==> flow/design.v <==
`timescale 1ns / 1ps
module decode(instr,opcode,rd_index,rs_index,rt_index,constant,shamt,address);
input [15:0] instr;
output [3:0] opcode;
output [2:0] rd_index,rs_index,rt_index,shamt;
output [5:0] constant;
output [8:0] address;
assign opcode   = instr[15:12];
assign rd_index = instr[11:9];
assign rs_index = instr[8:6];
assign rt_index = instr[5:3];
assign shamt    = instr[2:0];
assign constant = instr[5:0];
assign address  = instr[11:3];
endmodule
`timescale 1ns / 1ps
module control_unit(instr,opcode,rd_index,rs_index,rt_index,shamt,constant,address);
input [15:0] instr;
output  [3:0] opcode;
output  [2:0] rd_index,rs_index,rt_index,shamt;
output [5:0] constant;
output [8:0] address;
decode call(instr,opcode,rd_index,rs_index,rt_index,constant,shamt,address);
endmodule
`timescale 1ns / 1ps
module ALU(clk,reset,op_code,rd,rs,rt,rd_store,shamt,constant,hi,lo);
input clk,reset;
input [3:0] op_code;                   				  
input [15:0]rs,rt;  								        	  
input [15:0]rd_store;                                
input [5:0] constant;										  
input [2:0] shamt;                				        
reg [31:0] TEMP;                                      
wire [15:0] mem_addr;
output reg[15:0] rd;  							            
output reg[15:0] hi,lo;                             
reg [15:0] RAM [0:7];
assign mem_addr = rs + constant;
always @ (*)
	begin
		TEMP = rs * rt;  
		if(op_code== 0)					 
			begin                    
			rd = rs + rt; 
			end
		else if (op_code==1)				 
			begin               
			rd = rs << shamt;
			end
		else if (op_code==2)				 
			begin           
			rd = rs >> shamt; 
			end
		else if (op_code==4) 			 
			begin           
			rd = lo; 
			end
		else if (op_code==5) 			 
			begin           
			rd = hi;   
			end
		else if (op_code==6) 			 
			begin           
			rd = rs | rt; 
			end
		else if (op_code==7) 			 
			begin 
			rd = rs & rt; 
			end
		else if (op_code==8) 			 
			begin 
			rd = rs + constant; 
			end
		else if (op_code==9) 			 
			begin          
			rd = constant; 
			end         
		else if (op_code==10) 			 
			begin             
			rd = (mem_addr < 8) ? RAM [mem_addr[2:0]] : 16'd0;  
			end
		else   							 
			begin 
			rd = 0; 
			end
	end
always @ (posedge clk, posedge reset)
	begin
	if (reset)
		begin
		hi <= 0;
		lo <= 0;
		RAM[0] <= 16'b 0000000000000001;
		RAM[1] <= 16'b 0000000000000101;                      
		RAM[2] <= 16'b 0000000000000000;
		RAM[3] <= 16'b 0000000000000000;
		RAM[4] <= 16'b 0000000000000011;
		RAM[5] <= 16'b 0000000000000001;
		RAM[6] <= 16'b 0000000000000001;
		RAM[7] <= 16'b 0000000000000001;
		end
	else
		begin
		if (op_code == 3)
			begin
			hi <= TEMP[31:16];     			  
			lo <= TEMP[15:0];					 
			end
		if (op_code == 11 && mem_addr < 8)
			RAM[mem_addr[2:0]] <= rd_store;
		end
	end
endmodule
`timescale 1ns / 1ps
module data_path(clk,reset,op_code,rd_index,rs_index,rt_index,shamt,constant,rd_value,rs_value,rt_value,low,high,SR);
input clk,reset;
input [3:0] op_code;
input [2:0] rd_index, rs_index, rt_index, shamt;
input [5:0] constant;
output [15:0] rd_value;
output reg [15:0] rs_value,rt_value;
output [15:0] low,high;
output reg [15:0] SR;	
wire [15:0] hi,lo;
reg [3:0] flags;
reg wr_en;
reg [15:0] regfile[0:7];
always@(*)
	begin
     if (op_code>=0 && op_code<=7)		 
			begin
			rs_value=regfile[rs_index];
			rt_value=regfile[rt_index];
			end
    else if (op_code>=8 && op_code<=11)  
			begin
			rs_value=regfile[rs_index]; 
			rt_value=0;
			end
    else 
			begin 								 
			rs_value=0;
			rt_value=0; 
			end
	end
always @(*)
	begin	
	flags = 4'b0000;
	if(rs_value==rt_value)
			flags[3]=1;                                	    
	else if(rs_value<rt_value)
			flags[2]=1;                           		   	 
	else if(rs_value[15]==1 && rt_value[15]==1)
			flags[0]=1;                          			   
	else if(rs_value[15]==0 && rt_value[15]==0)
			flags[0]=1;                                 	  
	else if(rs_value[15:0] || rt_value[15:0])
			flags[1]=1;                          			  
	end
always @(*)
	begin
	wr_en = !(op_code == 3 || op_code >= 11);
	end
always @(posedge clk, posedge reset)
	begin
	if (reset)
		begin
		regfile[0] <= 7;
		regfile[1] <= 6;
		regfile[2] <= 5;
		regfile[3] <= 4;
		regfile[4] <= 3;
		regfile[5] <= 2;
		regfile[6] <= 1;
		regfile[7] <= 0;
		SR <= 16'b0000000000000000;
		end
	else
		begin
		if (wr_en)
			regfile[rd_index] <= rd_value;
		SR <= {12'b000000000000, flags};
		end
	end
assign low = lo;
assign high = hi;
ALU call(clk,reset,op_code,rd_value,rs_value,rt_value,regfile[rd_index],shamt,constant,hi,lo);
endmodule
`timescale 1ns / 1ps
module processor(clk,reset,instr,PC,opcode,rd_index,rs_index,rt_index,shamt,constant,address,rd_value,rs_value,rt_value,low_out,high_out,SR);
input clk,reset;
input [15:0] instr;							 
reg [7:0] pc;
output [7:0] PC;
output [3:0] opcode;
output [2:0] rd_index, rs_index, rt_index, shamt;
output [5:0] constant;
output [8:0] address;
output [15:0] rd_value,rs_value,rt_value,low_out,high_out,SR;
always @ (posedge clk,posedge reset)
begin
	if(reset==1)
		begin
		pc<=0;
		end
	else if (pc>14)								 
		begin
		pc <= 0;
		end
	else if(opcode>=12 && opcode<=14) 		 
		begin
		pc <= pc + address; 
		end
	else 
		begin
		pc <= pc + 1; 								 
		end
end
assign PC = pc;
wire [3:0] opcode;
wire [2:0] rd_index,rs_index,rt_index,shamt;
wire [5:0] constant;
wire [8:0] address;
control_unit cal1(instr,opcode,rd_index,rs_index,rt_index,shamt,constant,address);
data_path cal2(clk,reset,opcode,rd_index,rs_index,rt_index,shamt,constant,rd_value,rs_value,rt_value,low_out,high_out,SR);
endmodule 
==> flow/config.mk <==
export PLATFORM = sky130hd
export DESIGN_NAME = processor
export DESIGN_NICKNAME = processor
export VERILOG_FILES = /design/flow/design.v
export SDC_FILE = /design/flow/constraint.sdc
export NUM_CORES = 4
export LEC_CHECK = 0
export CAP_MARGIN = 5
export CELL_PAD_IN_SITES_DETAIL_PLACEMENT = 1
export CELL_PAD_IN_SITES_GLOBAL_PLACEMENT = 0
export CORE_MARGIN = 2
export CORE_UTILIZATION = 40
export GPL_ROUTABILITY_DRIVEN = 0
export MAX_ROUTING_LAYER = met4
export MIN_ROUTING_LAYER = met2
export SLEW_MARGIN = 20
export TNS_END_PERCENT = 75
==> flow/constraint.sdc <==
create_clock -name core_clock -period 5.46 [get_ports {clk}]
set_input_delay 1.0920 -clock core_clock [delete_from_list [all_inputs] [get_ports {clk}]]
set_output_delay 1.0920 -clock core_clock [all_outputs]
set_load 0.01 [all_outputs]
run.sh (not shown) runs the stock make flow with config.mk's settings and CLKGATE_MAP_FILE=.
The baseline never finished: it broke off in 5_1_grt.
==> next run, changes <==
==> flow/config.mk (replaced) <==
export PLATFORM = sky130hd
export DESIGN_NAME = processor
export DESIGN_NICKNAME = processor
export VERILOG_FILES = /design/flow/design.v
export SDC_FILE = /design/flow/constraint.sdc
export NUM_CORES = 4
export LEC_CHECK = 0
export CAP_MARGIN = 20
export CORE_MARGIN = 2
export CORE_UTILIZATION = 46
export SLEW_MARGIN = 20
==> flow/constraint.sdc (replaced) <==
create_clock -name core_clock -period 8.42 [get_ports {clk}]
set_input_delay 1.6840 -clock core_clock [delete_from_list [all_inputs] [get_ports {clk}]]
set_output_delay 1.6840 -clock core_clock [all_outputs]
set_load 0.01 [all_outputs]
- This time the run completed without violations
- area after synthesis does not change
- die size goes down by 13%
- synthesized cell count stays the same
==> next run, changes <==
--- a/flow/config.mk
+++ b/flow/config.mk
@@ -10 +10,4 @@
-export CORE_UTILIZATION = 46
+export CORE_UTILIZATION = 57
+export CTS_CLUSTER_DIAMETER = 44
+export CTS_CLUSTER_SIZE = 75
+export SETUP_SLACK_MARGIN = 1.3
@@ -11,0 +15 @@
+export TNS_END_PERCENT = 5
==> flow/constraint.sdc (replaced) <==
create_clock -name core_clock -period 4.68 [get_ports {clk}]
set_input_delay 0.9360 -clock core_clock [delete_from_list [all_inputs] [get_ports {clk}]]
set_output_delay 0.9360 -clock core_clock [all_outputs]
set_load 0.01 [all_outputs]
=> The new run ran to the end with violations: setup timing; clock-buffer cell count is unchanged; clock skew drops by 0.0061 ns; critical path depth climbs by 6; design area climbs by about 14%; synthesized cell count does not change; first-iteration DRC count climbs by 38%; die size drops by about 20%; wire length climbs by 11%; power climbs by 110%; non-clock buffer count climbs by 348; sequential share of layout area drops by 2.5 points.
==> next run, changes <==
--- a/flow/config.mk
+++ b/flow/config.mk
@@ -7,0 +8 @@
+export ABC_AREA = 1
@@ -8,0 +10 @@
+export CORE_ASPECT_RATIO = 0.91
@@ -10,4 +12,4 @@
-export CORE_UTILIZATION = 57
-export CTS_CLUSTER_DIAMETER = 44
-export CTS_CLUSTER_SIZE = 75
-export SETUP_SLACK_MARGIN = 1.3
+export CORE_UTILIZATION = 72
+export CTS_CLUSTER_DIAMETER = 42
+export PLACE_DENSITY = 0.95
+export SETUP_SLACK_MARGIN = 0.6
@@ -15 +16,0 @@
-export TNS_END_PERCENT = 5
==> flow/constraint.sdc (replaced) <==
create_clock -name core_clock -period 4.05 [get_ports {clk}]
set_input_delay 0.8100 -clock core_clock [delete_from_list [all_inputs] [get_ports {clk}]]
set_output_delay 0.8100 -clock core_clock [all_outputs]
set_load 0.01 [all_outputs]
=> Now the flow aborted during 4_1_cts with DPL-0038; area after synthesis went down by a few percent; die area went down by about a fifth; synthesized cell count went up by a quarter to a third.
==> next run, changes <==
==> flow/config.mk (replaced) <==
export PLATFORM = sky130hd
export DESIGN_NAME = processor
export DESIGN_NICKNAME = processor
export VERILOG_FILES = /design/flow/design.v
export SDC_FILE = /design/flow/constraint.sdc
export NUM_CORES = 4
export LEC_CHECK = 0
export ABC_AREA = 0
export CAP_MARGIN = 0
export CELL_PAD_IN_SITES_DETAIL_PLACEMENT = 1
export CELL_PAD_IN_SITES_GLOBAL_PLACEMENT = 0
export CORE_MARGIN = 8
export CORE_UTILIZATION = 48
export CTS_CLUSTER_DIAMETER = 168
export CTS_CLUSTER_SIZE = 53
export GPL_TIMING_DRIVEN = 0
export MIN_ROUTING_LAYER = met2
export PLACE_DENSITY_LB_ADDON = 0.3
export SETUP_SLACK_MARGIN = 0.17
export SLEW_MARGIN = 20
==> flow/constraint.sdc (replaced) <==
create_clock -name core_clock -period 7.98 [get_ports {clk}]
set_input_delay 1.5960 -clock core_clock [delete_from_list [all_inputs] [get_ports {clk}]]
set_output_delay 1.5960 -clock core_clock [all_outputs]
set_load 0.01 [all_outputs]
With this change the flow died in 5_1_grt.
Synthesized area grows by 2.4%.
Die size rises by 68%.
Synthesized cell count shrinks by 20%.
No activity file was given, so power comes from the tool's default toggle rates.
